// ALU
module ALU #(
    parameter DATA_W = 32
)
(
    input                       i_clk,    
    input                       i_rst_n,  
    input                       i_valid,  
    input [DATA_W - 1 : 0]      i_A,      
    input [DATA_W - 1 : 0]      i_B,      
    input [         2 : 0]      i_inst,   
    output [2*DATA_W - 1 : 0]   o_data,   
    output                      o_done    
);
clock: 1.64 ns
lec_check: 0
cap_margin: 20
core_aspect_ratio: 0.87
core_margin: 2
core_utilization: 72
cts_cluster_diameter: 366
cts_cluster_size: 28
place_density_lb_addon: 0.0
setup_slack_margin: 0.47
slew_margin: 20
run.sh (not shown) runs the stock make flow with config.mk's settings and CLKGATE_MAP_FILE=.
The baseline died in 3_5_place_dp (DPL-0038).
Change:
Settings changed: CORE_ASPECT_RATIO 0.87 to not set, CORE_UTILIZATION 72 to 45, CTS_CLUSTER_DIAMETER 366 to not set, CTS_CLUSTER_SIZE 28 to not set, PLACE_DENSITY_LB_ADDON 0.0 to not set, SETUP_SLACK_MARGIN 0.47 to not set.
Clock period 1.64 ns to 3.64 ns, I/O delays scaled along.
What happened: The changed run produced a clean layout. Die area went up by 58%. Synthesized cell count is unchanged. Area after synthesis does not change.
Change:
Settings changed: CORE_UTILIZATION 45 to 70, CTS_CLUSTER_DIAMETER set to 79, CTS_CLUSTER_SIZE set to 40, TNS_END_PERCENT set to 65.
Clock period 3.64 ns to 3.59 ns, I/O delays scaled along.
The new run finished but fails on setup timing.
Clock power barely changes.
Area after synthesis stays the same.
Worst setup slack gets worse by 0.26 ns.
Maximum frequency went down by 5.5%.
Power went down by 1.5%.
Non-clock buffer count went down by 108.
Sequential share of layout area went up by 0.65 points.
Count of clock-buffer cells in the layout stays the same.
Wire length went down by 10%.
Critical path depth is unchanged.
Change:
Settings changed: CORE_UTILIZATION 70 to 19, CTS_CLUSTER_DIAMETER 79 to not set, CTS_CLUSTER_SIZE 40 to not set, TNS_END_PERCENT 65 to not set.
Clock period 3.59 ns to 5.15 ns, I/O delays scaled along.
Now the flow completed with no timing, DRC or antenna violations.
Sequential share of layout area barely changes.
Power decreases by a quarter to a third.
Cell count went up by a quarter to a third.
Count of clock-buffer cells in the layout stays the same.
Synthesized area does not change.
Clock skew decreases by 0.0038 ns.
Core utilization came out lower by 61 points.

========
ALU again, from the RTL that the note above started with.
==> flow/config.mk <==
export PLATFORM = sky130hd
export DESIGN_NAME = ALU
export DESIGN_NICKNAME = ALU
export VERILOG_FILES = /design/flow/design.v
export SDC_FILE = /design/flow/constraint.sdc
export NUM_CORES = 4
export LEC_CHECK = 0
export ABC_AREA = 0
export CAP_MARGIN = 15
export CELL_PAD_IN_SITES_DETAIL_PLACEMENT = 0
export CORE_ASPECT_RATIO = 0.65
export CORE_MARGIN = 2
export CORE_UTILIZATION = 72
export CTS_CLUSTER_SIZE = 14
export GPL_ROUTABILITY_DRIVEN = 1
export GPL_TIMING_DRIVEN = 1
export MAX_ROUTING_LAYER = met5
export PLACE_DENSITY_LB_ADDON = 0.02
export SETUP_SLACK_MARGIN = 0.46
export SLEW_MARGIN = 35
==> flow/constraint.sdc <==
create_clock -name core_clock -period 3.62 [get_ports {i_clk}]
set_input_delay 0.7240 -clock core_clock [delete_from_list [all_inputs] [get_ports {i_clk}]]
set_output_delay 0.7240 -clock core_clock [all_outputs]
set_load 0.01 [all_outputs]
The baseline did not get past global routing (5_1_grt).
Edit:
==> flow/config.mk (replaced) <==
export PLATFORM = sky130hd
export DESIGN_NAME = ALU
export DESIGN_NICKNAME = ALU
export VERILOG_FILES = /design/flow/design.v
export SDC_FILE = /design/flow/constraint.sdc
export NUM_CORES = 4
export LEC_CHECK = 0
export CAP_MARGIN = 20
export CORE_MARGIN = 2
export CORE_UTILIZATION = 72
export SETUP_SLACK_MARGIN = 1.09
export SLEW_MARGIN = 20
export TNS_END_PERCENT = 5
==> flow/constraint.sdc (replaced) <==
create_clock -name core_clock -period 3.64 [get_ports {i_clk}]
set_input_delay 0.7280 -clock core_clock [delete_from_list [all_inputs] [get_ports {i_clk}]]
set_output_delay 0.7280 -clock core_clock [all_outputs]
set_load 0.01 [all_outputs]
Effect:
- The changed run aborted during global routing (5_1_grt) with GRT-0232
- die size barely changes
- synthesized area is unchanged
- synthesized cell count is unchanged
Edit:
--- a/flow/config.mk
+++ b/flow/config.mk
@@ -9,5 +9,5 @@
 export CORE_MARGIN = 2
 export CORE_UTILIZATION = 72
-export SETUP_SLACK_MARGIN = 1.09
+export SETUP_SLACK_MARGIN = 1.05
 export SLEW_MARGIN = 20
 export TNS_END_PERCENT = 5
=>
- The new run failed in global routing (5_1_grt) (GRT-0232)
- synthesized cell count is unchanged
- die area does not change
- synthesized area stays the same
Edit:
--- a/flow/config.mk
+++ b/flow/config.mk
@@ -8,6 +8,6 @@
 export CAP_MARGIN = 20
 export CORE_MARGIN = 2
-export CORE_UTILIZATION = 72
-export SETUP_SLACK_MARGIN = 1.05
+export CORE_UTILIZATION = 40
+export CTS_CLUSTER_DIAMETER = 41
+export GPL_TIMING_DRIVEN = 0
 export SLEW_MARGIN = 20
-export TNS_END_PERCENT = 5
==> flow/constraint.sdc (replaced) <==
create_clock -name core_clock -period 7.0 [get_ports {i_clk}]
set_input_delay 1.4000 -clock core_clock [delete_from_list [all_inputs] [get_ports {i_clk}]]
set_output_delay 1.4000 -clock core_clock [all_outputs]
set_load 0.01 [all_outputs]
Result:
- The changed run finished with timing, DRC and antenna clean
- area after synthesis stays the same
- die size climbs by 78%
- synthesized cell count does not change
Power and IR drop assume default switching activity.
